## raven
==> flow/design.v (excerpt) <==
module alu_top(
    input             clk,
    input      [31:0] a_in,
    input      [31:0] b_in,
    input      [3:0]  aluc_in,
    output reg [31:0] r_out,
    output reg        zero_out,
    output reg        overflow_out
    );
    reg  [31:0] a_q, b_q;
    reg  [3:0]  aluc_q;
    wire [31:0] r;
    wire        zero, overflow;
    alu u_alu(.a(a_q), .b(b_q), .overflow(overflow), .zero(zero), .r(r), .aluc(aluc_q));
    always @(posedge clk) begin
        a_q          <= a_in;
        b_q          <= b_in;
        aluc_q       <= aluc_in;
        r_out        <= r;
        zero_out     <= zero;
        overflow_out <= overflow;
    end
endmodule
Size in the first run: roughly 10000 um^2 of cells after synthesis.
Settings: LEC_CHECK=0, ABC_AREA=1, CAP_MARGIN=20, CELL_PAD_IN_SITES_DETAIL_PLACEMENT=1, CELL_PAD_IN_SITES_GLOBAL_PLACEMENT=1, CORE_ASPECT_RATIO=0.72, CORE_MARGIN=7, CORE_UTILIZATION=29, GPL_ROUTABILITY_DRIVEN=0, HOLD_SLACK_MARGIN=-0.08, MIN_ROUTING_LAYER=met2, PLACE_DENSITY_LB_ADDON=0.19, SETUP_SLACK_MARGIN=1.26, SLEW_MARGIN=40; clock period 4.31 ns.
run.sh (not shown) runs the stock make flow with config.mk's settings and CLKGATE_MAP_FILE=.
Changes in nickel relative to raven:
Settings: CORE_UTILIZATION changed from 29 to 66; CELL_PAD_IN_SITES_GLOBAL_PLACEMENT removed (was 1); SLEW_MARGIN changed from 40 to 20; HOLD_SLACK_MARGIN removed (was -0.08); CELL_PAD_IN_SITES_DETAIL_PLACEMENT removed (was 1); ABC_AREA removed (was 1); SETUP_SLACK_MARGIN removed (was 1.26); CTS_CLUSTER_DIAMETER newly set to 62; PLACE_DENSITY_LB_ADDON removed (was 0.19); GPL_ROUTABILITY_DRIVEN removed (was 0); CORE_MARGIN changed from 7 to 2; MIN_ROUTING_LAYER removed (was met2); CORE_ASPECT_RATIO removed (was 0.72); the clock period (ns, I/O delays scaled along) changed from 4.31 to 4.88.
--- outcome ---
Complete run, failing final checks: nickel, reason negative setup slack.
Non-clock buffer count (nickel vs. raven) increases by more than a quarter
nickel ended up with met2 as its most used routing layer; raven ended up with met3.
Multi-input gate area in the final layout for nickel: 26% down relative to raven
Per the comparison of nickel with raven, register cell area after layout about even, combinational group share of total power fell 1.5 points, cell area after synthesis fell about 11%, worst clock skew rose 0.0042 ns, global-route usage over all layers rose 9.2 points.
In the reports for nickel and raven, the smaller yosys stat chip area belongs to nickel.
From raven to nickel the numbers moved as follows: maximum frequency from static timing analysis shows a reduction of 31%, total length of routed met2 wires shows a reduction of about 35%, first-pass GRT wire length shows a reduction of 25 mm.
Inputs modified between nickel and sierra:
Settings: setting CTS_CLUSTER_SIZE to 100 for the first time; changing CORE_UTILIZATION from 66 to 40; removing CTS_CLUSTER_DIAMETER (formerly 62); setting TNS_END_PERCENT to 5 for the first time; changing the clock period (ns, I/O delays scaled along) from 4.88 to 6.0.
Notes after the runs:
sierra was carried through to the last stage, and its layout satisfied the timing, design-rule and antenna checks. Critical path startpoint = b_q[10]: sierra; critical path startpoint = b_q[0]: nickel. Going from nickel to sierra, number of standard cells in the final layout excluding fillers shrinks by about 5%. Comparing nickel and sierra, number of cells on the worst reg-to-reg path is lower on sierra. Cell area after layout, nickel and sierra: lower on sierra. Taking nickel as the reference, in sierra portion of total power attributed to combinational logic decreased 6.1 points; maximum achievable frequency increased about 4.3%; part of the total power dissipated in the clock network increased 1.9 points. Compared with nickel, sierra shows a lower total routing usage reported by global routing. Delta(smallest setup slack after layout, sierra - nickel) > 0.
#### Input delta (indigo over sierra)
Settings: CORE_UTILIZATION: 40 -> 67.
## What came out
The final layout from indigo, which completed every stage, passed the timing, design-rule and antenna checks at the end of the flow. Per the comparison of indigo with sierra, core utilization now sits higher, post-layout worst setup margin now sits lower, sequential share of cell area now sits higher.
What maple does differently from indigo at the input level:
Settings: CORE_UTILIZATION: 67 -> 64; TNS_END_PERCENT: 5 -> unset; CTS_CLUSTER_SIZE: 100 -> unset; ABC_AREA: unset -> 1; the clock period (ns, I/O delays scaled along): 6.0 -> 6.85.
==> results <==
- Compared to indigo, the routing of maple uses more wire.
- met2 global-route usage is lower on maple
- Between indigo and maple, proportion of cell area occupied by multi-input gates decreased.
- In maple, the tally of clock buffers in the finished layout came out 2 above the value in indigo.
- In the tables for maple and indigo, shortest period the worst path allows reads lower with maple.
- Buffer share of cell area: maple vs indigo down 2.2 points
- When maple is set beside indigo, its initial antenna violation count turns out to be 2 larger.
- Higher final period utilization goes to indigo over maple.
- maple against indigo: global routing usage summed across all routing layers up 0.70 points; worst hold-check slack flat; areal power density over the cells down about 23%.
Input-level comparison between tundra and maple:
Settings: changing CORE_UTILIZATION from 64 to 66; removing ABC_AREA (formerly 1); changing the clock period (ns, I/O delays scaled along) from 6.85 to 4.88.
==> comparison <==
Nothing crashed in tundra and all stages finished; the problem is that the final layout failed, the offending checks being negative setup slack. Part of the power in the clock network (lower): tundra. tundra: fmax lower than maple. Re overall chip area: tundra is 13% down on maple. Looking at tally of clock buffers in the finished layout across maple and tundra, the one that comes out higher is maple. In the flow results for maple and tundra, the via count is larger on maple. Of maple and tundra, tundra shows the higher area added between synthesis and finish, with maple below it. Comparing the two runs side by side, tundra comes out ahead of maple on synthesized area.

========
run A:
Starting RTL as in the previous note.
make LEC_CHECK=0 CAP_MARGIN=40 CORE_MARGIN=2 CORE_UTILIZATION=72 CTS_CLUSTER_DIAMETER=51 CTS_CLUSTER_SIZE=23 PLACE_DENSITY=0.67 SLEW_MARGIN=20 finish   # period 5.42 ns
In run A the implementation completed, yet the final layout does not meet the checks, the culprit being negative setup slack.
Input changes introduced in run B (baseline for comparison: run A):
Settings: PLACE_DENSITY now 0.4, was 0.67; CTS_CLUSTER_SIZE no longer set, was 23; CTS_CLUSTER_DIAMETER now 52, was 51; CAP_MARGIN now 20, was 40; the clock period (ns, I/O delays scaled along) now 5.48, was 5.42.
==> results <==
Run B: GRT-0232 in global routing -> run aborted. Summary of run B over run A: final weighted congestion of routability-driven global placement has remained practically unchanged, number of nets at floorplan roughly the same. Run B -> run A: half-perimeter wire length of the detailed placement result flat.
> inputs changed (run B -> run C)
Settings: CTS_CLUSTER_DIAMETER changed from 52 to 62; PLACE_DENSITY changed from 0.4 to 0.66; the clock period (ns, I/O delays scaled along) changed from 5.48 to 5.73.
Notes after the runs:
Compared with run B, run C shows a lower total placed cells including tap cells.
Per the comparison of run C with run B, die boundary width has remained practically unchanged, half-perimeter wire length after placement has decreased, setup slack after placement has increased.
Nothing crashed in run C and all stages finished; the problem is that the final layout failed, the offending checks being negative setup slack.
When the final numbers for run C and run B were put side by side, the number of resized instances in the post-cts repair step turned out to be greater in run B.
Reported for run C and run B, sequential cell area fraction in the yosys report turned out identical to the last digit.
Synthesized net count: run B vs run C — no meaningful difference
Run C vs run B: post-CTS setup repair buffer count down in run C
Run C vs run B — global placement routability congestion dropped by a few percent
> inputs changed (run C -> run D)
Settings: clearing CTS_CLUSTER_DIAMETER, which used to be 62; putting CTS_CLUSTER_SIZE at 98 where nothing was set; clearing PLACE_DENSITY, which used to be 0.66; swapping 72 for 40 in CORE_UTILIZATION; putting TNS_END_PERCENT at 5 where nothing was set; swapping 5.73 for 6.0 in the clock period (ns, I/O delays scaled along).
--- outcome ---
- The final layout from run D, which completed every stage, passed the timing, design-rule and antenna checks at the end of the flow.
- Between run C and run D, slew at the pin closest to its max-slew limit decreased.
- Compared with run C, in run D sum of met3 wire segment lengths after detailed routing fell by 54%; smallest setup slack after layout rose by 0.43 ns.
- Looking at wire length, run D sits about 2% below run C.
- Combinational share of power came out higher on run D than on run C.
- The lower count of clock-buffer cells in the layout came out of run C.

========
## job 4523
alu_top again, from the RTL that the note above started with.
clock: 5.42 ns
lec_check: 0
cap_margin: 35
core_margin: 2
core_utilization: 72
cts_cluster_diameter: 51
cts_cluster_size: 21
place_density: 0.67
slew_margin: 20
Finished, but not clean: job 4523, with negative setup slack.
Setup changes, job 4523 to job 6000
Settings: CTS_CLUSTER_SIZE: 21 -> unset; CAP_MARGIN: 35 -> 20; PLACE_DENSITY: 0.67 -> 0.37; CTS_CLUSTER_DIAMETER: 51 -> 52; the clock period (ns, I/O delays scaled along): 5.42 -> 5.48.
### Flow results
- Seen in the log of job 6000: GRT-0232 during global routing, after which the run never completed.
- Compared with job 4523, in job 6000 number of buffer cells added on primary ports roughly the same, post-placement worst setup slack higher, AND-OR/OR-AND share of the synthesized area roughly the same, number of placed instances, taps included lower.
- Summary — setup fix buffers added after clock tree synthesis, job 6000 relative to job 4523: higher, by 43.
- Against job 4523, job 6000 reports a post-CTS resize count that is higher.
- Comparing job 6000 against job 4523, there is no change at all in area fraction in and, or, nand and nor cells after synthesis.
- Post-placement cell area: job 6000 vs job 4523 down 0.67%
- Comparing job 4523 against job 6000, there is no change at all in die area.
Changes in job 7674 relative to job 6000:
Settings: clearing CTS_CLUSTER_DIAMETER, which used to be 52; clearing PLACE_DENSITY, which used to be 0.37; swapping 72 for 20 in CORE_UTILIZATION; swapping 5.48 for 5.73 in the clock period (ns, I/O delays scaled along).
Notes after the runs:
- The final layout from job 7674, which completed every stage, passed the timing, design-rule and antenna checks at the end of the flow.
- Measured against job 6000, the vertical die size of job 7674 comes out at 1.9 times the reference value.
- HPWL reported at the end of detailed placement went up by more than 10% going from job 6000 to job 7674.
- Reported for job 7674 and job 6000, synthesized cell count turned out identical to the last digit.
- Job 7674 ends up with higher area of placed instances than job 6000 does.
- Chip area was lower in job 6000 than in job 7674.
- Job 7674: number of cells upsized or downsized after cts is 21 lower than what job 6000 reported.
- Job 7674 vs job 6000: number of cell rows up
diff inputs: job 7674 => job 1018
Settings: swapping 20 for 72 in CORE_UTILIZATION; putting PLACE_DENSITY at 0.66 where nothing was set; swapping 5.73 for 5.81 in the clock period (ns, I/O delays scaled along).
## What came out
- Cell count after placement came out lower on job 1018 than on job 7674.
- Looking at post-route minimum period across both flows, job 1018 is the weaker of the two, with job 7674 ahead.
- Against job 7674, job 1018 reports a reported sequential group power that is lower.
- Insertion delay of the later-clocked pin in the worst-skew pair in job 1018 is 30 ps below job 7674.
- Although job 1018 finished all stages, its layout failed final checks on negative setup slack.
- Of job 1018 and job 7674, the higher non-clock buffer share of cell area belongs to job 7674.
- The setup slack of job 1018 is smaller than that of job 7674.
- Chip area (job 1018 / job 7674): 0.29
- Compare job 1018 and job 7674 | clock-pin slew on the worst setup and hold paths lower: job 1018
- As far as area reported by Yosys stat goes, job 1018 and job 7674 are indistinguishable; the numbers are identical.
Edits applied to the flow inputs when going from job 1018 to job 9912:
Settings: PLACE_DENSITY no longer set, was 0.66; CORE_UTILIZATION now 40, was 72; the clock period (ns, I/O delays scaled along) now 6.0, was 5.81.
==> results <==
- On proportion of cell area spent on the clock network, job 1018 and job 9912 are basically level.
- Job 9912 | status: complete | timing, DRC, antenna: pass
- Comparing job 1018 against job 9912, there is no change at all in number of I/O port buffers.
- On job 9912: global-route track usage on met1 is 19 points lower than what job 1018 gave.

========
Starting RTL as in the previous note.
## alu_top
module alu_top(
    input             clk,
    input      [31:0] a_in,
    input      [31:0] b_in,
    input      [3:0]  aluc_in,
    output reg [31:0] r_out,
    output reg        zero_out,
    output reg        overflow_out
    );
clock: 4.91 ns
lec_check: 0
abc_area: 1
cap_margin: 20
cell_pad_in_sites_global_placement: 1
core_aspect_ratio: 0.72
core_margin: 4
core_utilization: 29
gpl_routability_driven: 0
hold_slack_margin: 0.2
min_routing_layer: met1
place_density_lb_addon: 0.19
setup_slack_margin: 1.26
slew_margin: 40
Then changed:
- CELL_PAD_IN_SITES_GLOBAL_PLACEMENT: 1 -> unset
- CORE_ASPECT_RATIO: 0.72 -> unset
- CORE_MARGIN: 4 -> 2
- CORE_UTILIZATION: 29 -> 72
- CTS_CLUSTER_DIAMETER: unset -> 105
- CTS_CLUSTER_SIZE: unset -> 72
- GPL_ROUTABILITY_DRIVEN: 0 -> unset
- HOLD_SLACK_MARGIN: 0.2 -> unset
- MIN_ROUTING_LAYER: met1 -> unset
- PLACE_DENSITY_LB_ADDON: 0.19 -> unset
- SETUP_SLACK_MARGIN: 1.26 -> unset
- SLEW_MARGIN: 40 -> 20
- clock period: 4.91 -> 3.5 ns (I/O delays scaled with it)
Effect: The changed run aborted during clock tree synthesis. Die area fell by well over a third. Synthesized cell count stays the same. Synthesized area is unchanged.

========
Setup of run a:
Starting RTL as in the previous note.
Settings: LEC_CHECK=0, CAP_MARGIN=20, CORE_MARGIN=2, CORE_UTILIZATION=72, CTS_CLUSTER_DIAMETER=41, CTS_CLUSTER_SIZE=41, MIN_ROUTING_LAYER=met1, PLACE_DENSITY=0.66, SLEW_MARGIN=40, TNS_END_PERCENT=50; clock period 5.34 ns.
The layout from run a, despite a flow that completed every stage, fails the layout checks, with the failing checks listed as negative setup slack.
What run b does differently from run a at the input level:
- a change of CTS_CLUSTER_DIAMETER from 41 to 62
- a change of CTS_CLUSTER_SIZE from 41 to 20
- a change of SLEW_MARGIN from 40 to 20
- a deleted TNS_END_PERCENT that had been 50
- a change of CAP_MARGIN from 20 to 40
- a deleted MIN_ROUTING_LAYER that had been met1
- a change of the clock period (ns, I/O delays scaled along) from 5.34 to 5.38
[summary]
Switching portion of total power, run b and run a: larger value in run b
Overall chip area of run b is on par with run a.
Comparing run b and run a, total number of vias is lower on run a.
From the logs: run b reached the end of the flow and failed the layout checks with negative setup slack.
Tightest hold margin delta (run a -> run b): insignificant
Compared with run a, run b supports a lower clock frequency.
Re post-detailed-routing wire length: run b is about 10% up on run a.
Lower first-pass GRT wire length goes to run b over run a.
Per the comparison of run b with run a, end-of-flow core utilization increased by 0.67 points relative to the old numbers; synthesized cell count closely matched the old numbers.

========
Starting RTL as in the previous note.
export LEC_CHECK = 0
export CAP_MARGIN = 40
export CORE_MARGIN = 2
export CORE_UTILIZATION = 72
export CTS_CLUSTER_DIAMETER = 93
export CTS_CLUSTER_SIZE = 20
export PLACE_DENSITY = 0.4
export SLEW_MARGIN = 20
create_clock -name core_clock -period 5.5 [get_ports {clk}]
The baseline produced a layout that fails on negative setup slack.
Next try:
CTS_CLUSTER_DIAMETER = 62   (was 93)
PLACE_DENSITY = not set   (was 0.4)
PLACE_DENSITY_LB_ADDON = 0.28   (was not set)
SLEW_MARGIN = 40   (was 20)
clock period = 5.37 ns   (was 5.5 ns; I/O delays follow)
Result: With this change the flow stopped in 5_1_grt; synthesized cell count stays the same; synthesized area is unchanged; die size does not change.
Next try:
CTS_CLUSTER_DIAMETER = 51   (was 62)
CTS_CLUSTER_SIZE = 24   (was 20)
PLACE_DENSITY = 0.67   (was not set)
PLACE_DENSITY_LB_ADDON = not set   (was 0.28)
SLEW_MARGIN = 20   (was 40)
clock period = 5.42 ns   (was 5.37 ns; I/O delays follow)
Effect:
- Now the flow ran to the end with violations: negative setup slack
- area after synthesis does not change
- die area stays the same
- synthesized cell count stays the same

========
alu_top again, from the RTL that the note above started with.
make LEC_CHECK=0 CAP_MARGIN=20 CORE_MARGIN=2 CORE_UTILIZATION=40 GPL_ROUTABILITY_DRIVEN=1 GPL_TIMING_DRIVEN=0 PLACE_DENSITY_LB_ADDON=0.12 SLEW_MARGIN=35 finish   # period 6.54 ns
==> next run, changes <==
GPL_ROUTABILITY_DRIVEN = 0   (was 1)
The new run finished clean.
Global-route usage drops by 1.2 points.
Routed wire length fell by 3.5%.
Clock-buffer cell count is unchanged.
Setup slack gets worse by 0.039 ns.
Core utilization fell by 0.13 points.
Cell area stays flat.
Total power hardly moves.
No activity file was given, so power comes from the tool's default toggle rates.
